## design/flow/design.v

```verilog
module distortion_correction #(
    parameter DATA_WIDTH = 16,
    parameter H_RES = 1280,
    parameter V_RES = 720
)(
    input clk,
    input rst_n,
    input [15:0] fx, fy,       
    input [15:0] cx, cy,       
    input [15:0] k1, k2, k3,   
    input valid_params,
    input [DATA_WIDTH-1:0] vin_data,
    input vin_de, vin_vs, vin_hs,
    input [9:0] pixel_x, pixel_y,
    output reg [DATA_WIDTH-1:0] vout_data,
    output reg vout_de, vout_vs, vout_hs,
    input [15:0] ram_rd_data,
    output reg [19:0] ram_rd_addr,
    output reg ram_rd_en
);
    localparam IDLE = 2'b00;
    localparam CALC = 2'b01;
    localparam WAIT = 2'b10;
    localparam OUT  = 2'b11;
    reg [1:0] state, next_state;
    reg signed [15:0] x_norm, y_norm;       
    reg signed [31:0] x2, y2, r2;           
    reg signed [31:0] r4, r6;               
    reg signed [31:0] distortion_factor;    
    reg signed [15:0] x_distorted, y_distorted;   
    reg [9:0] corrected_x, corrected_y;     
    reg [9:0] px_d1, py_d1, px_d2, py_d2;
    reg de_d1, vs_d1, hs_d1;
    reg de_d2, vs_d2, hs_d2;
    reg de_d3, vs_d3, hs_d3;
    reg [2:0] calc_cnt;
    always @(posedge clk or negedge rst_n) begin
        if (!rst_n) begin
            state <= IDLE;
        end else begin
            state <= next_state;
        end
    end
    always @(*) begin
        case (state)
            IDLE: next_state = (vin_de && valid_params) ? CALC : IDLE;
            CALC: next_state = (calc_cnt == 3'd4) ? WAIT : CALC;
            WAIT: next_state = OUT;
            OUT:  next_state = IDLE;
            default: next_state = IDLE;
        endcase
    end
    always @(posedge clk or negedge rst_n) begin
        if (!rst_n) begin
            calc_cnt <= 0;
            x_norm <= 0; y_norm <= 0;
            x2 <= 0; y2 <= 0; r2 <= 0;
            r4 <= 0; r6 <= 0;
            distortion_factor <= 0;
            x_distorted <= 0; y_distorted <= 0;
            corrected_x <= 0; corrected_y <= 0;
        end else begin
            case (state)
                IDLE: begin
                    calc_cnt <= 0;
                    if (vin_de && valid_params) begin
                        x_norm <= (pixel_x - cx);
                        y_norm <= (pixel_y - cy);
                    end
                end
                CALC: begin
                    calc_cnt <= calc_cnt + 1;
                    case (calc_cnt)
                        3'd0: begin
                            x2 <= x_norm * x_norm;
                            y2 <= y_norm * y_norm;
                        end
                        3'd1: begin
                            r2 <= x2 + y2;
                        end
                        3'd2: begin
                            r4 <= (r2 * r2) >> 16;   
                            r6 <= (r2 * r2 * r2) >> 24;
                        end
                        3'd3: begin
                            distortion_factor <= 32'h10000 + 
                                               ((k1 * r2) >> 8) + 
                                               ((k2 * r4) >> 8) + 
                                               ((k3 * r6) >> 8);
                        end
                        3'd4: begin
                            x_distorted <= (x_norm * distortion_factor) >> 16;
                            y_distorted <= (y_norm * distortion_factor) >> 16;
                        end
                    endcase
                end
                WAIT: begin
                    corrected_x <= cx + x_distorted;
                    corrected_y <= cy + y_distorted;
                end
                default: begin
                    calc_cnt <= 0;
                end
            endcase
        end
    end
    wire in_bounds = (corrected_x < H_RES) && (corrected_y < V_RES) && 
                    (corrected_x >= 0) && (corrected_y >= 0);
    always @(posedge clk or negedge rst_n) begin
        if (!rst_n) begin
            px_d1 <= 0; py_d1 <= 0; px_d2 <= 0; py_d2 <= 0;
            de_d1 <= 0; vs_d1 <= 0; hs_d1 <= 0;
            de_d2 <= 0; vs_d2 <= 0; hs_d2 <= 0;
            de_d3 <= 0; vs_d3 <= 0; hs_d3 <= 0;
            ram_rd_addr <= 0;
            ram_rd_en <= 0;
            vout_data <= 0;
            vout_de <= 0; vout_vs <= 0; vout_hs <= 0;
        end else begin
            px_d1 <= pixel_x; py_d1 <= pixel_y;
            px_d2 <= px_d1;   py_d2 <= py_d1;
            de_d1 <= vin_de; vs_d1 <= vin_vs; hs_d1 <= vin_hs;
            de_d2 <= de_d1;  vs_d2 <= vs_d1;  hs_d2 <= hs_d1;
            de_d3 <= de_d2;  vs_d3 <= vs_d2;  hs_d3 <= hs_d2;
            if (state == OUT) begin
                if (valid_params && de_d3 && in_bounds) begin
                    ram_rd_addr <= corrected_y * H_RES + corrected_x;
                    ram_rd_en <= 1'b1;
                end else begin
                    ram_rd_addr <= py_d2 * H_RES + px_d2;
                    ram_rd_en <= de_d3;
                end
            end else begin
                ram_rd_en <= 1'b0;
            end
            vout_data <= ram_rd_data;
            vout_de <= de_d3;
            vout_vs <= vs_d3;
            vout_hs <= hs_d3;
        end
    end
endmodule
```

## design/flow/run.sh

```bash
#!/bin/bash
# the make line also repeats each setting of config.mk as NAME=value (left out here)
make -C /OpenROAD-flow-scripts/flow DESIGN_CONFIG=/design/flow/config.mk WORK_HOME=/design/flow/orfs CLKGATE_MAP_FILE= finish
```

## design/flow/config.mk

```make
export PLATFORM = sky130hd
export DESIGN_NAME = distortion_correction
export DESIGN_NICKNAME = distortion_correction
export VERILOG_FILES = /design/flow/design.v
export SDC_FILE = /design/flow/constraint.sdc
export NUM_CORES = 4
export LEC_CHECK = 0
export ABC_AREA = 1
export CAP_MARGIN = 15
export CORE_MARGIN = 2
export CORE_UTILIZATION = 72
export CTS_CLUSTER_DIAMETER = 223
export HOLD_SLACK_MARGIN = 0.08
export SETUP_SLACK_MARGIN = -0.51
export SLEW_MARGIN = 20
export TNS_END_PERCENT = 40
```

## design/flow/constraint.sdc

```tcl
create_clock -name core_clock -period 9.41 [get_ports {clk}]
set_input_delay 1.8820 -clock core_clock [delete_from_list [all_inputs] [get_ports {clk}]]
set_output_delay 1.8820 -clock core_clock [all_outputs]
set_load 0.01 [all_outputs]
```

==> results of run 1 <==
-- cell type report --
type / instances / share of cell area, %
Inverter: 3824 / 12.3
Multi-Input combinational cell: 8193 / 69.6
Timing Repair Buffer: 1127 / 8.02
Clock buffer: 52 / 0.951
Antenna cell: 7 / 0.0150
Tap cell: 1903 / 2.04
Sequential cell: 312 / 6.73
Clock inverter: 22 / 0.310
-- metrics by stage --
step | instance area, um2 | util, % | hold WS [ns] | std cells | TNS [ns]
5_1_grt | 116000 | 81.1 | 0.355 | 15435 | -30.68
2_1_floorplan | 105000 | - | 0.331 | 12854 | -15.48
4_1_cts | 116000 | 80.9 | 0.349 | 15420 | -22.26
6_report | 116000 | 81.1 | 0.350 | 15440 | -22.38
3_3_place_gp | 114000 | 79.2 | 0.332 | 15303 | -29.29
3_5_place_dp | 114000 | 79.2 | 0.335 | 15303 | -31.84
-- metal layers --
layer,share of wire [%],up-vias
met3,11,1540
li1,-,37886
met2,46,5047
met5,0.016,-
met1,34,42714
met4,9.5,8
-- repair_timing --
action,4_1_cts,5_1_grt
gates cloned,0,0
setup endpoints to repair,8,18
buffers inserted,48,13
pin swaps,131,43
resized,143,51
==> results_slide.txt, run 1 <==
Run Summary

Min path
  – Hold path cells: 0
  – Hold crit path type: reg -> reg
  – Hold Path Origin: px_d1[2]$_DFF_PN0_
  – WHS Endpoint: px_d2[2]$_DFF_PN0_

Yosys
  – Max-area cell share: 43.6%
  – Top cells by count: inv_1 (3797), nand2_1 (3055), fa_1 (2270)
  – Synth Area in Simple Gates: 14.6%
  – Post-synth EDFFs: 0
  – Most used DFF post-synth: dfrtp_1
  – Syn_area_per_cell: 8.12 um2
  – XOR Share, Synth: 3.14%
  – Post-Syn Nets: 16.3k
  – Synth Seq Share: 7.48%
  – Synth logic family: adder cells
  – Yosys cell types: 68
  – AND-OR/OR-AND share of the synthesized area: 4.11%
  – Adder-cell share of the synthesized area: 55.0%
  – Multiplexer share of the synthesized area: 0.0108%
  – YS warnings: 1
  – Post-synth regs: 312
  – Area leader, netlist: fa_1
  – Yosys cell count: 12.9k
  – Biggest area cells: fa_1 (44%), inv_1 (14%), ha_1 (11%)
  – Top-count cell post-synth: inv_1
  – Post-synthesis cell area: 104000 um2
  – YS chip area: 104000 um2
  – Syn Inst Count: 12.9k
  – Synth async-reset ratio: 100%

STA
  – Unrepaired setup endpoints after global routing: yes
  – Final setup viols: 18
  – Clock skew: 0.0631 ns
  – Fmax: 81.9 MHz
  – Slew headroom: 28.5%
  – Max-slew violation count: 0
  – Fin crit period: 12.21 ns
  – Min setup slack post-route: -2.80 ns
  – Cycle use final: 130%
  – Worst-margin pin slew: 1.07 ns
  – Final Hold Viols: 0

Floorplanning
  – Initial core utilization: 72.6%
  – Chip Height: 385 um
  – # rows: 139
  – Die Wd: 385 um
  – Total die size: 148000 um2
  – Ports: 210
  – Core ar.: 144000 um2

Setup path
  – R2r setup slk: -2.80 ns
  – CP dominant cell by count: fa_1
  – Capture point of the worst reg-to-reg path: r6[6]$_DFFE_PN0P_
  – Delay-heaviest family, CP: adder cells
  – CP max FO: 8
  – Critical path arrival: 12.68 ns
  – Startpoint types: flip-flop
  – Reg2Reg Depth: 48
  – Worst r2r src: r2[7]$_DFFE_PN0P_
  – Stages on worst setup path: 48
  – Worst path bufs/invs: 12
  – Crit path launch: r2[7]$_DFFE_PN0P_
  – CP Class: reg -> reg
  – Worst Path Required: 9.89 ns
  – Slowest cell on the critical path: fa_1
  – CP peak stage delay: 0.59 ns
  – Critical Path End: r6[6]$_DFFE_PN0P_
  – Crit path capture type: flip-flop

Route
  – Drt via density: 5.65
  – Drt pass-1 iters: 17
  – Drt total wl: 322000 um
  – DR WL/cell: 20.9 um
  – DRC: 0
  – Starting DRT DRC Count: 7906
  – Remaining antenna violation count: 0
  – Vias: 87.2k

Global route
  – Antenna violations before repair: 12
  – Vias in the first global route: 95.7k
  – GR Layer Usage met3: 11.7%
  – Busiest layer in global routing: met2
  – M1 GR Usage: 54.2%
  – First-pass GRT wire length: 514000 um
  – Largest net degree at the start of global routing: 96
  – GRT overflow: 0
  – Overall Global Routing Usage: 45.6%
  – Met2 Resource Use GR: 71.9%

Clock network
  – CTS tree: built
  – CTS buffer count: 41
  – # hold bufs at CTS: 0
  – Clock Tree Buf Depth: 3
  – Clk latency late pin: 0.67 ns
  – Htree depth: 2
  – Total clock sinks: 312
  – Root buf cell: clkbuf_16
  – Reg clk slew, reported paths: 0.06 ns

Run status
  – Status: complete, but fails checks
  – Failing Checks: negative setup slack

Final layout
  – Area used by multi-input combinational logic: 81100 um2
  – Syn-to-layout area delta: 11.6%
  – Fin nets: 16.9k
  – Fillers: 9354
  – Register Area: 7840 um2

Placement
  – # port buffers: 161
  – Post-DP HPWL: 265000 um
  – Gpl congestion: 0.995
  – Worst slack, placed: -2.91 ns

Run
  – Tool Warnings: 92
  – # Max-Cap Violations: 0
==> run 2, diff against run 1 <==
Settings changed: ABC_AREA 1 to not set, CAP_MARGIN 15 to 20, CELL_PAD_IN_SITES_DETAIL_PLACEMENT set to 1, CELL_PAD_IN_SITES_GLOBAL_PLACEMENT set to 1, CORE_ASPECT_RATIO set to 0.74, CORE_MARGIN 2 to 5, CORE_UTILIZATION 72 to 60, CTS_CLUSTER_DIAMETER 223 to not set, HOLD_SLACK_MARGIN 0.08 to not set, MAX_ROUTING_LAYER set to met4, MIN_ROUTING_LAYER set to met1, PLACE_DENSITY_LB_ADDON set to 0.15, SETUP_SLACK_MARGIN -0.51 to not set, TNS_END_PERCENT 40 to 90.
Clock period 9.41 ns to 20.0 ns, I/O delays scaled along.
==> run 2 against run 1 <==
Net effect: now clean on timing, DRC and antenna; register-to-register slack better by 5.2 ns; setup slack better by 5.2 ns; critical path type unchanged; die size is 19% higher; core utilization is 18 points lower.
==> results_slide.txt, run 2 <==
Run Summary

Yosys
  – Syn Inst Count: 10.9k (-15%)
  – Multiplexer share of the synthesized area: 0.775% (+0.76 points)
  – Post-synthesis cell area: 100000 um2 (-3.8%)
  – Top-count cell post-synth: inv_1
  – Post-synth EDFFs: 0 (unchanged)
  – XOR Share, Synth: 4.19% (+1.1 points)
  – Post-Syn Nets: 14.3k (-12%)
  – YS warnings: 1 (unchanged)
  – Syn_area_per_cell: 9.19 um2 (+13%)
  – Post-synth regs: 312 (unchanged)
  – Most used DFF post-synth: dfrtp_1
  – Adder-cell share of the synthesized area: 57.2% (+2.1 points)
  – Yosys cell types: 77 (+13%)
  – Biggest area cells: fa_1 (45%), ha_1 (12%), inv_1 (10%)
  – Top cells by count: inv_1 (2785), fa_1 (2270), nand2_1 (1594)
  – Synth async-reset ratio: 100% (unchanged)
  – Max-area cell share: 45.3% (+1.7 points)
  – Synth Seq Share: 7.78% (+0.29 points)
  – Synth logic family: adder cells
  – AND-OR/OR-AND share of the synthesized area: 4.33% (+0.22 points)
  – YS chip area: 100000 um2 (-3.8%)
  – Area leader, netlist: fa_1
  – Yosys cell count: 10.9k (-15%)
  – Synth Area in Simple Gates: 13.5% (-1.0 points)

Floorplanning
  – Core ar.: 167000 um2 (+16%)
  – Die Wd: 486 um (+26%)
  – Total die size: 176000 um2 (+19%)
  – Chip Height: 362 um (-5.9%)
  – # rows: 129 (-7.2%)
  – Initial core utilization: 60.2% (-12 points)
  – Ports: 210 (unchanged)

Min path
  – Hold Path Origin: hs_d1$_DFF_PN0_
  – Hold crit path type: reg -> reg
  – Hold path cells: 0 (unchanged)
  – WHS Endpoint: hs_d2$_DFF_PN0_

Route
  – Drt total wl: 312000 um (-3.2%)
  – Drt via density: 5.70 (+0.95%)
  – Drt pass-1 iters: 5 (-12)
  – DR WL/cell: 23.9 um (+14%)
  – Vias: 74.5k (-15%)
  – Remaining antenna violation count: 0 (unchanged)
  – Starting DRT DRC Count: 4742 (-40%)
  – DRC: 0 (unchanged)

STA
  – Fmax: 56.9 MHz (-31%)
  – Slew headroom: 18.1% (-10 points)
  – Unrepaired setup endpoints after global routing: no
  – Final Hold Viols: 0 (unchanged)
  – Fin crit period: 17.57 ns (+5.37 ns)
  – Setup_tns: 0 ns (+22.38 ns)
  – Cycle use final: 87.9% (-42 points)
  – Final setup viols: 0 (-18)
  – Clock skew: 0.0508 ns (-0.0124 ns)
  – Max-slew violation count: 0 (unchanged)
  – Worst-margin pin slew: 1.23 ns (+0.153 ns)

Global route
  – Largest net degree at the start of global routing: 112 (+17%)
  – Overall Global Routing Usage: 37.7% (-7.9 points)
  – Vias in the first global route: 90.2k (-5.7%)
  – Antenna violations before repair: 23 (+11)
  – GRT overflow: 0 (unchanged)
  – First-pass GRT wire length: 499000 um (-2.8%)

Clock network
  – Reg clk slew, reported paths: 0.08 ns (+0.02 ns)
  – Total clock sinks: 312 (unchanged)
  – Clk latency late pin: 0.64 ns (-0.03 ns)
  – CTS buffer count: 39 (-4.9%)
  – CTS tree: built
  – PostCTS Resize Cnt: 0 (-100%)
  – Post-CTS setup buffer count: 0 (-100%)
  – Clock Tree Buf Depth: 3 (unchanged)
  – # hold bufs at CTS: 0 (unchanged)
  – Root buf cell: clkbuf_16
  – Htree depth: 2 (unchanged)

Placement
  – Gpl congestion: 0.903 (-9.2%)
  – Post-DP HPWL: 243000 um (-8.0%)
  – # port buffers: 161 (unchanged)

Setup path
  – Worst path bufs/invs: 9 (-3)
  – Startpoint types: flip-flop
  – Delay-heaviest family, CP: adder cells
  – R2r setup slk: 2.43 ns (+5.22 ns)
  – CP peak stage delay: 0.86 ns (+0.27 ns)
  – Crit path capture type: flip-flop
  – Worst Path Required: 20.51 ns (+10.62 ns)
  – Critical Path End: r6[7]$_DFFE_PN0P_
  – Worst r2r src: r2[7]$_DFFE_PN0P_
  – CP dominant cell by count: xnor2_1
  – Crit path launch: r2[7]$_DFFE_PN0P_
  – Slowest cell on the critical path: xnor2_1
  – Critical path arrival: 18.08 ns (+5.40 ns)
  – Stages on worst setup path: 55 (+15%)
  – Reg2Reg Depth: 55 (+15%)
  – CP Class: reg -> reg
  – Capture point of the worst reg-to-reg path: r6[7]$_DFFE_PN0P_
  – CP max FO: 44 (+36)

Final layout
  – Syn-to-layout area delta: 5.13%
  – Fin nets: 14.2k (-16%)
  – Area used by multi-input combinational logic: 80400 um2 (-0.84%)
  – Final core utilization: 63.3% (-18 points)
  – Fillers: 18.9k (+100%)
  – Register Area: 7830 um2 (about the same)

Run status
  – Status: no timing/DRC/antenna violations

Run
  – Tool Warnings: 95 (+3.3%)
  – # Max-Cap Violations: 0 (unchanged)
## run 2: through the flow
step | hold slack [ns] | cells | setup WS [ns] | instance area, um2
2_1_floorplan | 0.331 | 10930 | 5.42 | 100000
3_3_place_gp | 0.333 | 12982 | 3.43 | 104000
3_5_place_dp | 0.336 | 12982 | 2.72 | 104000
4_1_cts | 0.343 | 13054 | 2.69 | 106000
5_1_grt | 0.354 | 13071 | 1.92 | 106000
6_report | 0.344 | 13075 | 2.43 | 106000
## run 2: area by class of cell
cell class / instances / area share, %
tap: 2227 / 2.64
clock inverter: 22 / 0.261
timing repair buffer: 309 / 2.58
clock buffer: 50 / 1.00
multi-input combinational: 7348 / 76.1
inverter: 2786 / 9.91
sequential: 312 / 7.42
antenna: 21 / 0.0498
## run 2: per-layer routing
| metal | wire length (um) | GRT usage, % | vias to the layer above |
|---|---|---|---|
| li1 | - | - | 31414 |
| met1 | 120000 | 46.0 | 39329 |
| met2 | 154000 | 63.2 | 2919 |
| met3 | 22800 | 6.07 | 880 |
| met4 | 14800 | 15.5 | 0 |
| met5 | 0 | - | - |
==> run 3, diff against run 2 <==
Settings changed: ABC_AREA set to 1, CAP_MARGIN 20 to 0, CELL_PAD_IN_SITES_DETAIL_PLACEMENT 1 to 0, CELL_PAD_IN_SITES_GLOBAL_PLACEMENT 1 to not set, CORE_ASPECT_RATIO 0.74 to not set, CORE_MARGIN 5 to 2, CORE_UTILIZATION 60 to 72, CTS_CLUSTER_DIAMETER set to 28, CTS_CLUSTER_SIZE set to 56, GPL_TIMING_DRIVEN set to 1, HOLD_SLACK_MARGIN set to 0.11, MAX_ROUTING_LAYER met4 to not set, MIN_ROUTING_LAYER met1 to not set, PLACE_DENSITY_LB_ADDON 0.15 to 0.01, SETUP_SLACK_MARGIN set to 2.68, TNS_END_PERCENT 90 to 80.
Clock period 20.0 ns to 9.56 ns, I/O delays scaled along.
==> run 3 against run 2 <==
Net effect: the layout now fails its checks (negative setup slack); design area increased by 14%; core utilization rose by 21 points; hold slack worse by 0.0030 ns; register-to-register slack worse by 5.1 ns; setup slack got worse by 5.1 ns; routed wire length increased by 12%; sequential share of layout area is 0.87 points lower; non-clock buffer count increased by 852; first-iteration DRC count is 89% higher; global-route usage is 10 points higher; highest routed layer is now met5.
==> results_slide.txt, run 3 <==
Run Summary

Min path
  – Hold path cells: 0 (unchanged)
  – Hold crit path type: reg -> reg
  – Hold Path Origin: px_d1[2]$_DFF_PN0_
  – WHS Endpoint: px_d2[2]$_DFF_PN0_

Yosys
  – Post-synth regs: 312 (unchanged)
  – Synth logic family: adder cells
  – Syn Inst Count: 12.9k (+18%)
  – Yosys cell count: 12.9k (+18%)
  – Most used DFF post-synth: dfrtp_1
  – XOR Share, Synth: 3.14% (-1.1 points)
  – YS warnings: 1 (unchanged)
  – Adder-cell share of the synthesized area: 55.0% (-2.1 points)
  – Syn_area_per_cell: 8.12 um2 (-12%)
  – AND-OR/OR-AND share of the synthesized area: 4.11% (-0.22 points)
  – YS chip area: 104000 um2 (+3.9%)
  – Post-synth EDFFs: 0 (unchanged)
  – Yosys cell types: 68 (-12%)
  – Max-area cell share: 43.6% (-1.7 points)
  – Post-synthesis cell area: 104000 um2 (+3.9%)
  – Synth Area in Simple Gates: 14.6% (+1.0 points)
  – Top cells by count: inv_1 (3797), nand2_1 (3055), fa_1 (2270)
  – Post-Syn Nets: 16.3k (+13%)
  – Synth async-reset ratio: 100% (unchanged)
  – Top-count cell post-synth: inv_1
  – Synth Seq Share: 7.48% (-0.29 points)
  – Multiplexer share of the synthesized area: 0.0108% (-0.76 points)
  – Area leader, netlist: fa_1
  – Biggest area cells: fa_1 (44%), inv_1 (14%), ha_1 (11%)

Placement
  – Worst slack, placed: -2.76 ns (-5.48 ns)
  – # port buffers: 161 (unchanged)
  – Post-DP HPWL: 267000 um (+9.6%)
  – Gpl congestion: 1.08 (+20%)

Clock network
  – Reg clk slew, reported paths: 0.05 ns (-0.03 ns)
  – Clk latency late pin: 0.72 ns (+0.08 ns)
  – # hold bufs at CTS: 0 (unchanged)
  – Total clock sinks: 312 (unchanged)
  – Htree depth: 3 (+1)
  – Clock Tree Buf Depth: 3 (unchanged)
  – CTS buffer count: 82 (+110%)
  – CTS tree: built
  – Root buf cell: clkbuf_16

STA
  – Slew headroom: 18.6% (+0.51 points)
  – Final setup viols: 8 (+8)
  – Fin crit period: 12.22 ns (-5.35 ns)
  – Cycle use final: 128% (+40 points)
  – Final Hold Viols: 0 (unchanged)
  – Clock skew: 0.0789 ns (+0.0281 ns)
  – Setup_tns: -19.73 ns (-19.73 ns)
  – Worst-margin pin slew: 1.22 ns (-0.00376 ns)
  – Min setup slack post-route: -2.66 ns (-5.09 ns)
  – Unrepaired setup endpoints after global routing: yes
  – Fmax: 81.8 MHz (+44%)
  – Max-slew violation count: 0 (unchanged)
  – Final hold slack: 0.341 ns (-0.00300 ns)

Setup path
  – Capture point of the worst reg-to-reg path: r6[6]$_DFFE_PN0P_
  – Critical path arrival: 12.73 ns (-5.35 ns)
  – Crit path capture type: flip-flop
  – Startpoint types: flip-flop
  – Crit path launch: r2[3]$_DFFE_PN0P_
  – CP dominant cell by count: fa_1
  – CP max FO: 9 (-80%)
  – Reg2Reg Depth: 48 (-13%)
  – Delay-heaviest family, CP: adder cells
  – Worst path bufs/invs: 10 (+1)
  – Critical Path End: r6[6]$_DFFE_PN0P_
  – Worst Path Required: 10.07 ns (-10.44 ns)
  – Worst r2r src: r2[3]$_DFFE_PN0P_
  – CP peak stage delay: 0.57 ns (-0.29 ns)
  – CP Class: reg -> reg
  – Stages on worst setup path: 48 (-13%)
  – R2r setup slk: -2.66 ns (-5.09 ns)
  – Slowest cell on the critical path: fa_2

Route
  – Vias: 90.3k (+21%)
  – Drt total wl: 349000 um (+12%)
  – Met1 wire length: 112000 um (-6.5%)
  – Drt via density: 5.81 (+1.9%)
  – Met2 WL post-DR: 158000 um (+2.5%)
  – DRC: 0 (unchanged)
  – Starting DRT DRC Count: 8971 (+89%)
  – Uppermost layer routed: met5
  – DR WL met3: 42800 um (+88%)
  – Remaining antenna violation count: 0 (unchanged)
  – Drt pass-1 iters: 18 (+13)
  – DR WL/cell: 22.5 um (-5.9%)

Global route
  – Largest net degree at the start of global routing: 103 (-8.0%)
  – Antenna violations before repair: 21 (-8.7%)
  – GRT overflow: 0 (unchanged)
  – Vias in the first global route: 98.7k (+9.4%)
  – Overall Global Routing Usage: 47.8% (+10 points)
  – First-pass GRT wire length: 536000 um (+7.2%)

Run status
  – Failing Checks: negative setup slack
  – Status: complete, but fails checks

Run
  – # Max-Cap Violations: 0 (unchanged)
  – Tool Warnings: 94 (-1.1%)

Floorplanning
  – Chip Height: 385 um (+6.3%)
  – Initial core utilization: 72.6% (+12 points)
  – Total die size: 148000 um2 (-16%)
  – # rows: 139 (+7.8%)
  – Die Wd: 385 um (-21%)
  – Core ar.: 144000 um2 (-14%)
  – Ports: 210 (unchanged)

Final layout
  – Syn-to-layout area delta: 15.7%
  – Final core utilization: 84.0% (+21 points)
  – Fin nets: 17.0k (+20%)
  – Fillers: 8335 (-56%)
-- run 3: cell type report --
class / instances / area [um2] / area share [%]
repair buffers: 1161 / 10000 / 8.30
well taps: 1903 / 2380 / 1.97
inverters: 3824 / 14400 / 11.9
clock inverters: 47 / 737 / 0.611
diodes: 5 / 12.5 / 0.0104
clock buffers: 105 / 2300 / 1.90
multi-input cells: 8193 / 83000 / 68.7
flip-flops and latches: 312 / 7910 / 6.55
-- run 3: per-stage QoR --
step | cell area (um2) | std cells
2_1_floorplan | 105000 | 12854
6_report | 121000 | 15550
4_1_cts | 119000 | 15498
3_5_place_dp | 114000 | 15249
3_3_place_gp | 114000 | 15249
5_1_grt | 121000 | 15546
-- run 3: routing by layer --
| layer | vias to the layer above | track usage [%] |
|---|---|---|
| met5 | - | 0 |
| met4 | 28 | 37.9 |
| met3 | 2037 | 14.0 |
| met2 | 6182 | 74.6 |
| met1 | 44014 | 55.4 |
| li1 | 38039 | - |
-- run 3: timing repair --
item | CTS | global route
buffers inserted | 95 | 47
setup endpoints to repair | 63 | 70
pin swaps | 229 | 185
cloned | 2 | 0
resized | 435 | 313
==> run 4, diff against run 3 <==
Settings changed: ABC_AREA 1 to 0, CELL_PAD_IN_SITES_DETAIL_PLACEMENT 0 to not set, CTS_CLUSTER_DIAMETER 28 to not set, CTS_CLUSTER_SIZE 56 to not set, GPL_TIMING_DRIVEN 1 to not set, HOLD_SLACK_MARGIN 0.11 to -0.08, PLACE_DENSITY_LB_ADDON 0.01 to not set, SETUP_SLACK_MARGIN 2.68 to 2.93, TNS_END_PERCENT 80 to not set.
Clock period 9.56 ns to 9.91 ns, I/O delays scaled along.
==> run 4 against run 3 <==
Net effect: the layout still fails its checks (negative setup slack); critical path type unchanged; clock-buffer cell count is 54 lower; first-iteration DRC count is 33% lower; cell count is 13% lower; critical endpoint is now r6[7]$_DFFE_PN0P_; via count is 14% lower; area after synthesis is 3.8% lower; flip-flop count stayed put; sequential share of layout area is 0.29 points higher; clock skew is 0.044 ns lower; critical path depth is 11 higher.
==> results_slide.txt, run 4 <==
Run Summary

STA
  – Final setup viols: 14 (+6)
  – Fmax: 69.0 MHz (-16%)
  – Final hold slack: 0.329 ns (-0.0117 ns)
  – Final Hold Viols: 0 (unchanged)
  – Worst-margin pin slew: 1.31 ns (+0.0872 ns)
  – Slew headroom: 12.1% (-6.4 points)
  – Clock skew: 0.0349 ns (-0.0440 ns)
  – Fin crit period: 14.48 ns (+2.26 ns)
  – Unrepaired setup endpoints after global routing: yes
  – Cycle use final: 146% (+18 points)
  – Setup_tns: -25.79 ns (-6.06 ns)
  – Min setup slack post-route: -4.57 ns (-1.91 ns)
  – Max-slew violation count: 0 (unchanged)

Final layout
  – Fillers: 8181 (-1.8%)
  – Fin nets: 15.0k (-11%)
  – Area used by multi-input combinational logic: 83100 um2 (+0.14%)
  – Register Area: 7900 um2 (-0.17%)
  – Final instance area: 115000 um2 (-4.4%)
  – Syn-to-layout area delta: 15.0%

Yosys
  – Area leader, netlist: fa_1
  – Biggest area cells: fa_1 (45%), ha_1 (12%), inv_1 (10%)
  – Synth async-reset ratio: 100% (unchanged)
  – AND-OR/OR-AND share of the synthesized area: 4.33% (+0.22 points)
  – Top-count cell post-synth: inv_1
  – XOR Share, Synth: 4.19% (+1.1 points)
  – Synth Seq Share: 7.78% (+0.29 points)
  – Synth Area in Simple Gates: 13.5% (-1.0 points)
  – Max-area cell share: 45.3% (+1.7 points)
  – Yosys cell types: 77 (+13%)
  – Post-synth regs: 312 (unchanged)
  – Syn Inst Count: 10.9k (-15%)
  – Top cells by count: inv_1 (2785), fa_1 (2270), nand2_1 (1594)
  – Yosys cell count: 10.9k (-15%)
  – Post-synthesis cell area: 100000 um2 (-3.8%)
  – Post-Syn Nets: 14.3k (-12%)
  – Synth logic family: adder cells
  – Most used DFF post-synth: dfrtp_1
  – YS chip area: 100000 um2 (-3.8%)
  – YS warnings: 1 (unchanged)
  – Post-synth EDFFs: 0 (unchanged)
  – Adder-cell share of the synthesized area: 57.2% (+2.1 points)
  – Multiplexer share of the synthesized area: 0.775% (+0.76 points)
  – Syn_area_per_cell: 9.19 um2 (+13%)

Global route
  – GRT overflow: 0 (unchanged)
  – First-pass GRT wire length: 460000 um (-14%)
  – Vias in the first global route: 86.6k (-12%)
  – Overall Global Routing Usage: 42.2% (-5.6 points)
  – Antenna violations before repair: 8 (-62%)
  – Largest net degree at the start of global routing: 137 (+33%)

Floorplanning
  – Initial core utilization: 72.2% (-0.39 points)
  – Die Wd: 377 um (-1.9%)
  – Chip Height: 377 um (-1.9%)
  – Total die size: 142000 um2 (-3.7%)
  – Ports: 210 (unchanged)
  – # rows: 137 (-1.4%)
  – Core ar.: 139000 um2 (-3.2%)

Run
  – Tool Warnings: 103 (+9.6%)
  – # Max-Cap Violations: 0 (unchanged)

Min path
  – Hold Path Origin: px_d1[1]$_DFF_PN0_
  – Hold path cells: 0 (unchanged)
  – Hold crit path type: reg -> reg
  – WHS Endpoint: px_d2[1]$_DFF_PN0_

Setup path
  – CP Class: reg -> reg
  – Worst r2r src: r2[3]$_DFFE_PN0P_
  – Crit path launch: r2[3]$_DFFE_PN0P_
  – Reg2Reg Depth: 59 (+23%)
  – Startpoint types: flip-flop
  – Stages on worst setup path: 59 (+23%)
  – Critical Path End: r6[7]$_DFFE_PN0P_
  – R2r setup slk: -4.57 ns (-1.91 ns)
  – CP peak stage delay: 0.53 ns (-0.04 ns)
  – Capture point of the worst reg-to-reg path: r6[7]$_DFFE_PN0P_
  – Worst Path Required: 10.44 ns (+0.37 ns)
  – Delay-heaviest family, CP: adder cells
  – Critical path arrival: 15.01 ns (+2.28 ns)
  – Crit path capture type: flip-flop
  – Worst path bufs/invs: 10 (unchanged)
  – Slowest cell on the critical path: fa_1
  – CP max FO: 5 (-4)
  – CP dominant cell by count: fa_1

Placement
  – Post-DP HPWL: 224000 um (-16%)
  – Gpl congestion: 0.987 (-8.6%)
  – # port buffers: 161 (unchanged)
  – Placement Cell Area: 109000 um2 (-4.2%)

Route
  – Drt pass-1 iters: 7 (-11)
  – Vias: 77.9k (-14%)
  – Met2 WL post-DR: 143000 um (-9.8%)
  – DR WL/cell: 22.0 um (-1.9%)
  – DR WL met3: 26600 um (-38%)
  – Starting DRT DRC Count: 6036 (-33%)
  – Met1 wire length: 101000 um (-10%)
  – DRC: 0 (unchanged)
  – Uppermost layer routed: met5
  – Remaining antenna violation count: 0 (unchanged)
  – Drt via density: 5.75 (-0.97%)
  – Drt total wl: 298000 um (-15%)

Clock network
  – CTS tree: built
  – Clock Tree Buf Depth: 3 (unchanged)
  – Htree depth: 2 (-1)
  – CTS buffer count: 43 (-48%)
  – Clk latency late pin: 0.66 ns (-0.06 ns)
  – Total clock sinks: 312 (unchanged)
  – Reg clk slew, reported paths: 0.07 ns (+0.02 ns)
  – Root buf cell: clkbuf_16
  – # hold bufs at CTS: 0 (unchanged)

Run status
  – Status: complete, but fails checks
  – Failing Checks: negative setup slack
[run 4: stage by stage]
| stage | cells | utilization [%] | setup slack (ns) |
|---|---|---|---|
| global placement | 13246 | 78.3 | -4.50 |
| floorplan | 10930 | - | -3.95 |
| finish | 13543 | 83.0 | -4.57 |
| detailed placement | 13246 | 78.3 | -4.68 |
| global route | 13539 | 83.0 | -5.01 |
| CTS | 13444 | 81.3 | -4.43 |
[run 4: layer usage]
metal	up-vias	global-route usage (%)
li1	33115	-
met1	39136	49.1
met2	4040	70.7
met3	1581	8.09
met4	10	29.5
met5	-	0
[run 4: area by class of cell]
class                           count  share of cell area, %
Multi-Input combinational cell   7348                   72.0
Inverter                         2786                   9.10
Timing Repair Buffer             1141                   8.83
Sequential cell                   312                   6.84
Tap cell                         1876                   2.03
Clock buffer                       51                  0.993
Clock inverter                     24                  0.228
Antenna cell                        5                 0.0108
[run 4: timing repair]
action,in CTS,in global routing
buffers inserted,120,89
setup endpoints to repair,72,64
cloned,3,5
resized,480,353
pin swaps,219,287
==> run 5, diff against run 4 <==
Settings changed: ABC_AREA 0 to 1, CAP_MARGIN 0 to 40, CELL_PAD_IN_SITES_DETAIL_PLACEMENT set to 0, CTS_CLUSTER_DIAMETER set to 267, CTS_CLUSTER_SIZE set to 15, GPL_TIMING_DRIVEN set to 1, HOLD_SLACK_MARGIN -0.08 to 0.3, PLACE_DENSITY_LB_ADDON set to 0.01, SETUP_SLACK_MARGIN 2.93 to 3.1, TNS_END_PERCENT set to 80.
Clock period 9.91 ns to 10.9 ns, I/O delays scaled along.
==> run 5 against run 4 <==
Net effect: still fails the layout checks on negative setup slack; flip-flop count unchanged; fmax up 18%; critical path depth down 10; core utilization decreased by 2.2 points; non-clock buffer count shrank 169; first-iteration DRC count increased by 18%; sequential share of layout area is 0.090 points lower; hold slack better by 0.015 ns; synthesized cell count is 18% higher; critical endpoint is now r6[6]$_DFFE_PN0P_.
==> results_slide.txt, run 5 <==
Run Summary

Global route
  – Busiest layer in global routing: met2
  – Largest net degree at the start of global routing: 131 (-4.4%)
  – GR Layer Usage met3: 9.26% (+1.2 points)
  – Overall Global Routing Usage: 43.5% (+1.3 points)
  – First-pass GRT wire length: 495000 um (+7.7%)
  – Antenna violations before repair: 11 (+3)
  – GRT overflow: 0 (unchanged)
  – Vias in the first global route: 93.9k (+8.4%)
  – Met2 Resource Use GR: 71.0% (+0.27 points)
  – M1 GR Usage: 52.2% (+3.1 points)

Yosys
  – Post-synthesis cell area: 104000 um2 (+3.9%)
  – YS chip area: 104000 um2 (+3.9%)
  – Synth async-reset ratio: 100% (unchanged)
  – Syn Inst Count: 12.9k (+18%)
  – Top-count cell post-synth: inv_1
  – XOR Share, Synth: 3.14% (-1.1 points)
  – Synth Seq Share: 7.48% (-0.29 points)
  – Biggest area cells: fa_1 (44%), inv_1 (14%), ha_1 (11%)
  – Post-synth EDFFs: 0 (unchanged)
  – YS warnings: 1 (unchanged)
  – Area leader, netlist: fa_1
  – Synth logic family: adder cells
  – Multiplexer share of the synthesized area: 0.0108% (-0.76 points)
  – Post-Syn Nets: 16.3k (+13%)
  – AND-OR/OR-AND share of the synthesized area: 4.11% (-0.22 points)
  – Synth Area in Simple Gates: 14.6% (+1.0 points)
  – Yosys cell count: 12.9k (+18%)
  – Most used DFF post-synth: dfrtp_1
  – Syn_area_per_cell: 8.12 um2 (-12%)
  – Post-synth regs: 312 (unchanged)
  – Adder-cell share of the synthesized area: 55.0% (-2.1 points)
  – Max-area cell share: 43.6% (-1.7 points)
  – Yosys cell types: 68 (-12%)
  – Top cells by count: inv_1 (3797), nand2_1 (3055), fa_1 (2270)

Setup path
  – Critical Path End: r6[6]$_DFFE_PN0P_
  – Delay-heaviest family, CP: adder cells
  – Worst Path Required: 11.35 ns (+0.91 ns)
  – R2r setup slk: -1.37 ns (+3.20 ns)
  – Worst r2r src: r2[4]$_DFFE_PN0P_
  – Slowest cell on the critical path: fa_1
  – Worst path bufs/invs: 18 (+8)
  – CP Class: reg -> reg
  – Stages on worst setup path: 49 (-17%)
  – Startpoint types: flip-flop
  – Critical path arrival: 12.72 ns (-2.29 ns)
  – CP max FO: 6 (+1)
  – CP dominant cell by count: fa_1
  – CP peak stage delay: 0.55 ns (+0.02 ns)
  – Reg2Reg Depth: 49 (-17%)
  – Capture point of the worst reg-to-reg path: r6[6]$_DFFE_PN0P_
  – Crit path launch: r2[4]$_DFFE_PN0P_
  – Crit path capture type: flip-flop

STA
  – Slew headroom: 37.7% (+26 points)
  – Final Hold Viols: 0 (unchanged)
  – Fmax: 81.5 MHz (+18%)
  – Min setup slack post-route: -1.37 ns (+3.20 ns)
  – Max-slew violation count: 0 (unchanged)
  – Fin crit period: 12.27 ns (-2.21 ns)
  – Cycle use final: 113% (-34 points)
  – Unrepaired setup endpoints after global routing: yes
  – Worst-margin pin slew: 0.935 ns (-0.374 ns)
  – Final setup viols: 8 (-6)
  – Clock skew: 0.0433 ns (+0.00835 ns)

Route
  – Drt total wl: 311000 um (+4.4%)
  – Remaining antenna violation count: 0 (unchanged)
  – Drt pass-1 iters: 19 (+12)
  – DR WL/cell: 20.4 um (-7.2%)
  – Drt via density: 5.62 (-2.3%)
  – Starting DRT DRC Count: 7143 (+18%)
  – Vias: 85.6k (+9.9%)
  – DRC: 0 (unchanged)

Floorplanning
  – # rows: 139 (+1.5%)
  – Die Wd: 385 um (+1.9%)
  – Total die size: 148000 um2 (+3.9%)
  – Chip Height: 385 um (+1.9%)
  – Core ar.: 144000 um2 (+3.3%)
  – Ports: 210 (unchanged)
  – Initial core utilization: 72.6% (+0.39 points)

Final layout
  – Register Area: 7840 um2 (-0.70%)
  – Syn-to-layout area delta: 11.3%
  – Area used by multi-input combinational logic: 82500 um2 (-0.66%)
  – Fillers: 9420 (+15%)
  – Final instance area: 116000 um2 (+0.62%)
  – Fin nets: 16.7k (+11%)

Min path
  – Hold Path Origin: px_d1[8]$_DFF_PN0_
  – Hold path cells: 0 (unchanged)
  – Hold crit path type: reg -> reg
  – WHS Endpoint: px_d2[8]$_DFF_PN0_

Placement
  – Gpl congestion: 1.01 (+2.3%)
  – Placement Cell Area: 112000 um2 (+2.9%)
  – Post-DP HPWL: 248000 um (+10%)
  – # port buffers: 161 (unchanged)

Clock network
  – Htree depth: 1 (-1)
  – CTS tree: built
  – Reg clk slew, reported paths: 0.09 ns (+0.02 ns)
  – # hold bufs at CTS: 0 (unchanged)
  – Root buf cell: clkbuf_16
  – CTS buffer count: 24 (-44%)
  – Total clock sinks: 312 (unchanged)
  – Clock Tree Buf Depth: 3 (unchanged)
  – Clk latency late pin: 0.62 ns (-0.04 ns)

Run
  – # Max-Cap Violations: 0 (unchanged)
  – Tool Warnings: 97 (-5.8%)

Run status
  – Failing Checks: negative setup slack
  – Status: complete, but fails checks
run 5: through the flow:
step | setup WS (ns) | TNS, ns | util [%] | hold slack (ns) | instances
floorplan | -0.663 | -3.31 | - | 0.331 | 12854
global placement | -1.39 | -9.94 | 78.0 | 0.332 | 15051
detailed placement | -1.51 | -10.80 | 78.0 | 0.335 | 15055
CTS | -1.28 | -9.23 | 80.1 | 0.349 | 15206
global route | -1.76 | -12.57 | 80.9 | 0.347 | 15236
finish | -1.37 | -9.36 | 80.9 | 0.344 | 15239
run 5: final cells by class:
| type | count | share of cell area, % |
|---|---|---|
| repair buffers | 972 | 7.22 |
| flip-flops and latches | 312 | 6.75 |
| inverters | 3824 | 12.4 |
| clock inverters | 2 | 0.0183 |
| well taps | 1903 | 2.05 |
| clock buffers | 29 | 0.533 |
| multi-input cells | 8193 | 71.1 |
| diodes | 4 | 0.00862 |
run 5: what timing repair did:
action | in CTS | in global routing
buffers inserted | 119 | 24
gates resized | 440 | 169
setup endpoints to repair | 32 | 32
pin swaps | 187 | 144
cloned | 1 | 1
run 5: layer usage:
| metal | vias up | wire, um |
|---|---|---|
| met3 | 1391 | 31000 |
| met2 | 4604 | 146000 |
| met5 | - | 87 |
| met4 | 14 | 26900 |
| met1 | 42081 | 107000 |
| li1 | 37522 | - |
==> run 6, diff against run 5 <==
Settings changed: CAP_MARGIN 40 to 20, CELL_PAD_IN_SITES_DETAIL_PLACEMENT 0 to 2, CELL_PAD_IN_SITES_GLOBAL_PLACEMENT set to 1, CORE_ASPECT_RATIO set to 0.74, CORE_MARGIN 2 to 5, CORE_UTILIZATION 72 to 60, CTS_CLUSTER_DIAMETER 267 to not set, CTS_CLUSTER_SIZE 15 to 33, GPL_ROUTABILITY_DRIVEN set to 1, GPL_TIMING_DRIVEN 1 to 0, HOLD_SLACK_MARGIN 0.3 to 0.23, MAX_ROUTING_LAYER set to met5, MIN_ROUTING_LAYER set to met2, PLACE_DENSITY_LB_ADDON 0.01 to 0.15, SETUP_SLACK_MARGIN 3.1 to not set, TNS_END_PERCENT 80 to 90.
Clock period 10.9 ns to 20.0 ns, I/O delays scaled along.
==> run 6 against run 5 <==
Net effect: the flow now stops in detailed placement; die size rose by 23%; area after synthesis unchanged; synthesized cell count stayed put.
==> results_slide.txt, run 6 <==
Key Metrics from the Run

Yosys
  – Area leader, netlist: fa_1
  – Synth async-reset ratio: 100% (unchanged)
  – Syn Inst Count: 12.9k (unchanged)
  – Adder-cell share of the synthesized area: 55.0% (unchanged)
  – Post-Syn Nets: 16.3k (unchanged)
  – Post-synth EDFFs: 0 (unchanged)
  – Multiplexer share of the synthesized area: 0.0108% (unchanged)
  – Yosys cell count: 12.9k (unchanged)
  – Post-synth regs: 312 (unchanged)
  – YS warnings: 1 (unchanged)
  – Synth Seq Share: 7.48% (unchanged)
  – YS chip area: 104000 um2 (unchanged)
  – AND-OR/OR-AND share of the synthesized area: 4.11% (unchanged)
  – Synth logic family: adder cells
  – Biggest area cells: fa_1 (44%), inv_1 (14%), ha_1 (11%)
  – Syn_area_per_cell: 8.12 um2 (unchanged)
  – Top-count cell post-synth: inv_1
  – Max-area cell share: 43.6% (unchanged)
  – Top cells by count: inv_1 (3797), nand2_1 (3055), fa_1 (2270)
  – Yosys cell types: 68 (unchanged)
  – Post-synthesis cell area: 104000 um2 (unchanged)
  – Most used DFF post-synth: dfrtp_1
  – XOR Share, Synth: 3.14% (unchanged)
  – Synth Area in Simple Gates: 14.6% (unchanged)

Run status
  – Status: stopped before the end
  – Stopped at: detailed placement
  – First Err: Error: detail_place.tcl, 38 bad optional access

Floorplanning
  – Ports: 210 (unchanged)
  – Total die size: 182000 um2 (+23%)
  – Chip Height: 369 um (-4.1%)
  – Die Wd: 495 um (+29%)
  – Core ar.: 173000 um2 (+20%)
  – Initial core utilization: 60.5% (-12 points)
  – # rows: 131 (-5.8%)

Placement
  – # port buffers: 126 (-22%)
  – Gpl congestion: 1.24 (+23%)
==> run 6: per-stage QoR <==
step	cell area, um2	instances	hold WS (ns)	setup slack [ns]
global placement	109000	15307	0.331	0.857
floorplan	104000	12854	0.331	7.76
==> run 7, diff against run 6 <==
Settings changed: ABC_AREA 1 to 0, CELL_PAD_IN_SITES_DETAIL_PLACEMENT 2 to not set, CELL_PAD_IN_SITES_GLOBAL_PLACEMENT 1 to not set, CORE_ASPECT_RATIO 0.74 to not set, CORE_MARGIN 5 to 2, CORE_UTILIZATION 60 to 72, CTS_CLUSTER_SIZE 33 to not set, GPL_ROUTABILITY_DRIVEN 1 to not set, GPL_TIMING_DRIVEN 0 to not set, HOLD_SLACK_MARGIN 0.23 to -0.08, MAX_ROUTING_LAYER met5 to not set, MIN_ROUTING_LAYER met2 to not set, PLACE_DENSITY set to 0.94, PLACE_DENSITY_LB_ADDON 0.15 to not set, SETUP_SLACK_MARGIN set to 2.94, TNS_END_PERCENT 90 to not set.
Clock period 20.0 ns to 9.91 ns, I/O delays scaled along.
==> run 7 against run 6 <==
Net effect: synthesized cell count is 15% lower; die size shrank 22%; area after synthesis is 3.8% lower; the run fails in global routing.
==> results_slide.txt, run 7 <==
Key Metrics from the Run

Run status
  – Status: stopped before the end
  – Stopped at: global routing
  – First Err: [ERROR GRT-0116] Global routing finished with congestion. Check the congestion regions in the DRC Viewer.

Clock network
  – CTS buffer count: 41
  – Htree depth: 2
  – Total clock sinks: 312
  – # hold bufs at CTS: 0
  – Clock Tree Buf Depth: 3
  – Root buf cell: clkbuf_16

Yosys
  – XOR Share, Synth: 4.19% (+1.1 points)
  – Adder-cell share of the synthesized area: 57.2% (+2.1 points)
  – YS chip area: 100000 um2 (-3.8%)
  – Yosys cell count: 10.9k (-15%)
  – Multiplexer share of the synthesized area: 0.775% (+0.76 points)
  – Most used DFF post-synth: dfrtp_1
  – Post-Syn Nets: 14.3k (-12%)
  – Syn Inst Count: 10.9k (-15%)
  – Synth async-reset ratio: 100% (unchanged)
  – Max-area cell share: 45.3% (+1.7 points)
  – Yosys cell types: 77 (+13%)
  – Post-synth EDFFs: 0 (unchanged)
  – Synth Area in Simple Gates: 13.5% (-1.0 points)
  – Top-count cell post-synth: inv_1
  – Top cells by count: inv_1 (2785), fa_1 (2270), nand2_1 (1594)
  – Post-synth regs: 312 (unchanged)
  – Area leader, netlist: fa_1
  – Synth Seq Share: 7.78% (+0.29 points)
  – AND-OR/OR-AND share of the synthesized area: 4.33% (+0.22 points)
  – Biggest area cells: fa_1 (45%), ha_1 (12%), inv_1 (10%)
  – YS warnings: 1 (unchanged)
  – Synth logic family: adder cells
  – Syn_area_per_cell: 9.19 um2 (+13%)
  – Post-synthesis cell area: 100000 um2 (-3.8%)

Placement
  – # port buffers: 161 (+28%)
  – Post-DP HPWL: 248000 um
  – Worst slack, placed: -4.95 ns
  – Gpl congestion: 0.998 (-20%)

Floorplanning
  – Initial core utilization: 72.2% (+12 points)
  – Ports: 210 (unchanged)
  – Core ar.: 139000 um2 (-19%)
  – Chip Height: 377 um (+2.4%)
  – # rows: 137 (+4.6%)
  – Die Wd: 377 um (-24%)
  – Total die size: 142000 um2 (-22%)

Global route
  – Overall Global Routing Usage: 72.8%
  – GRT overflow: 1074
## run 7: layer usage
metal / GRT overflow / GRT usage (%)
met1: 55 / 69.4
met3: 62 / 63.8
met4: 350 / 69.8
met2: 603 / 87.0
met5: 4 / 49.4
## run 7: what timing repair did
item | in CTS
pin swaps | 199
endpoints found under the hold margin | 0
cloned | 4
setup endpoints to repair | 79
gates resized | 504
setup buffers | 103
## run 7: through the flow
stage	utilization (%)	TNS (ns)	cells	cell area [um2]
floorplan	-	-19.16	10930	101000
global placement	78.1	-28.72	13212	109000
detailed placement	78.1	-36.68	13212	109000
CTS	81.1	-25.09	13395	113000
==> run 8, diff against run 7 <==
Settings changed: CELL_PAD_IN_SITES_GLOBAL_PLACEMENT set to 1, CORE_UTILIZATION 72 to 69, GPL_ROUTABILITY_DRIVEN set to 0, GPL_TIMING_DRIVEN set to 1, HOLD_SLACK_MARGIN -0.08 to -0.07, MIN_ROUTING_LAYER set to met1, PLACE_DENSITY 0.94 to not set, PLACE_DENSITY_LB_ADDON set to 0.04, SETUP_SLACK_MARGIN 2.94 to 2.45, TNS_END_PERCENT set to 90.
Clock period 9.91 ns to 20.6 ns, I/O delays scaled along.
==> run 8 against run 7 <==
Net effect: area after synthesis unchanged; synthesized cell count unchanged; now clean on timing, DRC and antenna; die size increased by 4.3%.
==> results_slide.txt, run 8 <==
Run Summary

STA
  – Cycle use final: 82.3%
  – Setup_tns: 0 ns
  – Final setup viols: 0
  – Unrepaired setup endpoints after global routing: no
  – Fmax: 59.0 MHz
  – Max-slew violation count: 0
  – Fin crit period: 16.95 ns
  – Slew headroom: 27.9%
  – Final Hold Viols: 0
  – Clock skew: 0.0472 ns
  – Worst-margin pin slew: 1.07 ns

Yosys
  – Top cells by count: inv_1 (2785), fa_1 (2270), nand2_1 (1594)
  – Syn Inst Count: 10.9k (unchanged)
  – Synth Seq Share: 7.78% (unchanged)
  – Post-synthesis cell area: 100000 um2 (unchanged)
  – Area leader, netlist: fa_1
  – YS chip area: 100000 um2 (unchanged)
  – Multiplexer share of the synthesized area: 0.775% (unchanged)
  – Adder-cell share of the synthesized area: 57.2% (unchanged)
  – Max-area cell share: 45.3% (unchanged)
  – Post-synth EDFFs: 0 (unchanged)
  – Synth Area in Simple Gates: 13.5% (unchanged)
  – Synth logic family: adder cells
  – Post-synth regs: 312 (unchanged)
  – Yosys cell types: 77 (unchanged)
  – Yosys cell count: 10.9k (unchanged)
  – Most used DFF post-synth: dfrtp_1
  – AND-OR/OR-AND share of the synthesized area: 4.33% (unchanged)
  – YS warnings: 1 (unchanged)
  – Top-count cell post-synth: inv_1
  – XOR Share, Synth: 4.19% (unchanged)
  – Biggest area cells: fa_1 (45%), ha_1 (12%), inv_1 (10%)
  – Synth async-reset ratio: 100% (unchanged)
  – Post-Syn Nets: 14.3k (unchanged)
  – Syn_area_per_cell: 9.19 um2 (unchanged)

Global route
  – First-pass GRT wire length: 418000 um
  – GRT overflow: 0
  – Vias in the first global route: 80.6k
  – Largest net degree at the start of global routing: 112
  – Overall Global Routing Usage: 36.1%
  – Antenna violations before repair: 12

Route
  – Drt pass-1 iters: 6
  – Vias: 71.7k
  – Drt via density: 5.63
  – DRC: 0
  – Starting DRT DRC Count: 4123
  – DR WL/cell: 19.6 um
  – Drt total wl: 250000 um
  – Remaining antenna violation count: 0

Floorplanning
  – Chip Height: 385 um (+2.1%)
  – Total die size: 149000 um2 (+4.3%)
  – Die Wd: 385 um (+2.1%)
  – Ports: 210 (unchanged)
  – # rows: 139 (+1.5%)
  – Initial core utilization: 69.7% (-2.5 points)
  – Core ar.: 144000 um2 (+3.6%)

Placement
  – DP Cell Count: 12.7k (-4.2%)
  – # port buffers: 161 (unchanged)
  – Post-DP HPWL: 197000 um (-21%)
  – Placement Cell Area: 104000 um2 (-4.5%)

Min path
  – Hold path cells: 0
  – Hold Path Origin: py_d1[2]$_DFF_PN0_
  – Hold crit path type: reg -> reg
  – WHS Endpoint: py_d2[2]$_DFF_PN0_

Clock network
  – Clock Tree Buf Depth: 3 (unchanged)
  – Total clock sinks: 312 (unchanged)
  – CTS tree: built
  – Post-CTS setup buffer count: 0 (-100%)
  – Root buf cell: clkbuf_16
  – # hold bufs at CTS: 0 (unchanged)
  – Htree depth: 2 (unchanged)
  – Clk latency late pin: 0.65 ns
  – PostCTS Resize Cnt: 0 (-100%)
  – CTS buffer count: 41 (unchanged)
  – Reg clk slew, reported paths: 0.06 ns

Setup path
  – Critical path arrival: 17.45 ns
  – Worst r2r src: r2[3]$_DFFE_PN0P_
  – Slowest cell on the critical path: dfrtp_2
  – CP dominant cell by count: xnor2_1
  – Critical Path End: r6[7]$_DFFE_PN0P_
  – Capture point of the worst reg-to-reg path: r6[7]$_DFFE_PN0P_
  – R2r setup slk: 3.65 ns
  – CP peak stage delay: 0.82 ns
  – Stages on worst setup path: 58
  – Crit path launch: r2[3]$_DFFE_PN0P_
  – Crit path capture type: flip-flop
  – Reg2Reg Depth: 58
  – CP Class: reg -> reg
  – CP max FO: 45
  – Worst Path Required: 21.10 ns
  – Startpoint types: flip-flop
  – Worst path bufs/invs: 9
  – Delay-heaviest family, CP: adder cells

Final layout
  – Final instance area: 105000 um2
  – Fillers: 10.9k
  – Syn-to-layout area delta: 4.80%
  – Finished Layout Cells: 12.7k
  – Fin nets: 14.2k

Run
  – # Max-Cap Violations: 0
  – Tool Warnings: 95

Run status
  – Status: no timing/DRC/antenna violations
[run 8: metal layers]
layer  part of all wire, %  wire, um  GRT usage, %
met2                    50    124000          61.7
met5                 0.015        37             0
met4                   5.1     12800          15.4
met1                    38     94300          45.9
met3                   7.4     18400          5.42
[run 8: metrics by stage]
stage | hold slack [ns] | utilization, % | setup WS, ns
after detailed placement | 0.335 | 72.0 | 3.79
after global placement | 0.332 | 72.0 | 3.98
after CTS | 0.342 | 73.1 | 3.78
after floorplan | 0.331 | - | 6.02
final | 0.340 | 73.1 | 3.65
after global routing | 0.350 | 73.1 | 3.01
[run 8: layout make-up]
type                       instances  area, um2  area share [%]
antenna                            6       15.0          0.0143
clock inverter                    22        399           0.379
multi-input combinational       7348      80400            76.4
tap                             1903       2380            2.26
sequential                       312       7830            7.44
inverter                        2786      10500            9.94
timing repair buffer             302       2670            2.54
clock buffer                      54       1120            1.07
==> run 9, diff against run 8 <==
Settings changed: ABC_AREA 0 to not set, CAP_MARGIN 20 to 30, CELL_PAD_IN_SITES_GLOBAL_PLACEMENT 1 to not set, CORE_ASPECT_RATIO set to 0.5, CORE_UTILIZATION 69 to 72, GPL_ROUTABILITY_DRIVEN 0 to not set, GPL_TIMING_DRIVEN 1 to not set, HOLD_SLACK_MARGIN -0.07 to not set, MIN_ROUTING_LAYER met1 to not set, PLACE_DENSITY_LB_ADDON 0.04 to not set, SETUP_SLACK_MARGIN 2.45 to not set, TNS_END_PERCENT 90 to not set.
Clock period 20.6 ns to 20.0 ns, I/O delays scaled along.
==> run 9 against run 8 <==
Net effect: still clean; global-route usage is 0.58 points higher; design area is 0.20% lower; core utilization is 3.2 points higher; routed wire length is 1.5% lower; cell count is 0.39% lower; sequential share of layout area hardly changed; critical endpoint unchanged.
==> results_slide.txt, run 9 <==
Run Summary

Clock network
  – CTS tree: built
  – Htree depth: 2 (unchanged)
  – Total clock sinks: 312 (unchanged)
  – Clk latency late pin: 0.63 ns (-0.02 ns)
  – Clock Tree Buf Depth: 3 (unchanged)
  – Root buf cell: clkbuf_16
  – # hold bufs at CTS: 0 (unchanged)
  – CTS buffer count: 36 (-12%)
  – Reg clk slew, reported paths: 0.07 ns (about the same)
  – Post-CTS setup buffer count: 0 (unchanged)
  – PostCTS Resize Cnt: 0 (unchanged)

Global route
  – Busiest layer in global routing: met2
  – GRT overflow: 0 (unchanged)
  – Overall Global Routing Usage: 36.6% (+0.58 points)
  – Largest net degree at the start of global routing: 112 (unchanged)
  – Vias in the first global route: 77.2k (-4.2%)
  – M1 GR Usage: 48.6% (+2.7 points)
  – GR Layer Usage met3: 7.40% (+2.0 points)
  – Met2 Resource Use GR: 61.2% (-0.53 points)
  – Antenna violations before repair: 5 (-7)
  – First-pass GRT wire length: 407000 um (-2.5%)

Yosys
  – Top-count cell post-synth: inv_1
  – YS chip area: 100000 um2 (unchanged)
  – Multiplexer share of the synthesized area: 0.775% (unchanged)
  – AND-OR/OR-AND share of the synthesized area: 4.33% (unchanged)
  – Syn Inst Count: 10.9k (unchanged)
  – Yosys cell types: 77 (unchanged)
  – Syn_area_per_cell: 9.19 um2 (unchanged)
  – XOR Share, Synth: 4.19% (unchanged)
  – Post-Syn Nets: 14.3k (unchanged)
  – Post-synthesis cell area: 100000 um2 (unchanged)
  – Yosys cell count: 10.9k (unchanged)
  – Biggest area cells: fa_1 (45%), ha_1 (12%), inv_1 (10%)
  – Area leader, netlist: fa_1
  – Adder-cell share of the synthesized area: 57.2% (unchanged)
  – YS warnings: 1 (unchanged)
  – Most used DFF post-synth: dfrtp_1
  – Synth Area in Simple Gates: 13.5% (unchanged)
  – Post-synth regs: 312 (unchanged)
  – Synth logic family: adder cells
  – Synth async-reset ratio: 100% (unchanged)
  – Top cells by count: inv_1 (2785), fa_1 (2270), nand2_1 (1594)
  – Post-synth EDFFs: 0 (unchanged)
  – Max-area cell share: 45.3% (unchanged)
  – Synth Seq Share: 7.78% (unchanged)

STA
  – Fmax: 60.0 MHz (+1.7%)
  – Setup_tns: 0 ns (unchanged)
  – Final Hold Viols: 0 (unchanged)
  – Max-slew violation count: 0 (unchanged)
  – Fin crit period: 16.67 ns (-0.279 ns)
  – Final setup viols: 0 (unchanged)
  – Cycle use final: 83.4% (+1.1 points)
  – Slew headroom: 33.1% (+5.2 points)
  – Min setup slack post-route: 3.33 ns (-0.321 ns)
  – Clock skew: 0.0722 ns (+0.0250 ns)
  – Final hold slack: 0.343 ns (+0.00243 ns)
  – Unrepaired setup endpoints after global routing: no
  – Worst-margin pin slew: 1.00 ns (-0.0704 ns)

Setup path
  – Stages on worst setup path: 57 (-1.7%)
  – Capture point of the worst reg-to-reg path: r6[7]$_DFFE_PN0P_
  – CP Class: reg -> reg
  – Crit path capture type: flip-flop
  – Worst r2r src: r2[3]$_DFFE_PN0P_
  – Worst Path Required: 20.43 ns (-0.67 ns)
  – Reg2Reg Depth: 57 (-1.7%)
  – CP max FO: 35 (-22%)
  – R2r setup slk: 3.33 ns (-0.32 ns)
  – Slowest cell on the critical path: xor2_1
  – Crit path launch: r2[3]$_DFFE_PN0P_
  – CP peak stage delay: 0.69 ns (-0.13 ns)
  – Critical Path End: r6[7]$_DFFE_PN0P_
  – Critical path arrival: 17.10 ns (-0.35 ns)
  – Worst path bufs/invs: 10 (+1)
  – Delay-heaviest family, CP: adder cells
  – CP dominant cell by count: fa_1
  – Startpoint types: flip-flop

Placement
  – # port buffers: 161 (unchanged)
  – Placement Cell Area: 104000 um2 (about the same)
  – Post-DP HPWL: 191000 um (-2.9%)
  – Gpl congestion: 0.925
  – Worst slack, placed: 3.43 ns (-0.357 ns)

Route
  – Drt pass-1 iters: 6 (unchanged)
  – Remaining antenna violation count: 0 (unchanged)
  – Vias: 71.0k (-0.95%)
  – DR WL/cell: 19.4 um (-1.1%)
  – DRC: 0 (unchanged)
  – Drt via density: 5.60 (-0.56%)
  – Drt total wl: 246000 um (-1.5%)
  – Starting DRT DRC Count: 4621 (+12%)

Run
  – Tool Warnings: 95 (unchanged)
  – # Max-Cap Violations: 0 (unchanged)

Min path
  – Hold Path Origin: vs_d1$_DFF_PN0_
  – Hold path cells: 0 (unchanged)
  – Hold crit path type: reg -> reg
  – WHS Endpoint: vs_d2$_DFF_PN0_

Final layout
  – Area used by multi-input combinational logic: 80400 um2 (about the same)
  – Syn-to-layout area delta: 4.59%
  – Fillers: 10.2k (-6.8%)
  – Final instance area: 105000 um2 (-0.20%)
  – Register Area: 7830 um2 (about the same)
  – Fin nets: 14.2k (+0.0070%)

Floorplanning
  – Total die size: 143000 um2 (-4.0%)
  – Chip Height: 268 um (-30%)
  – Initial core utilization: 72.9% (+3.2 points)
  – Die Wd: 532 um (+38%)
  – Ports: 210 (unchanged)
  – # rows: 96 (-31%)
  – Core ar.: 138000 um2 (-4.3%)

Run status
  – Status: no timing/DRC/antenna violations
[run 9: layout make-up]
class	count	share of cell area, %
Tap cell	1862	2.22
Inverter	2786	9.96
Clock buffer	48	0.988
Clock inverter	17	0.212
Sequential cell	312	7.46
Antenna cell	2	0.00476
Timing Repair Buffer	308	2.64
Multi-Input combinational cell	7348	76.5
[run 9: per-stage QoR]
step	instances	util, %
6_report	12683	76.2
5_1_grt	12682	76.2
4_1_cts	12676	76.2
3_5_place_dp	12611	75.2
3_3_place_gp	12609	75.2
2_1_floorplan	10930	-
[run 9: routing by layer]
| layer | part of all wire (%) | vias up | routed length [um] |
|---|---|---|---|
| li1 | - | 31392 | - |
| met1 | 39 | 36230 | 96200 |
| met5 | 0.0053 | - | 13 |
| met2 | 48 | 2817 | 117000 |
| met4 | 3.8 | 2 | 9440 |
| met3 | 9.4 | 551 | 23200 |
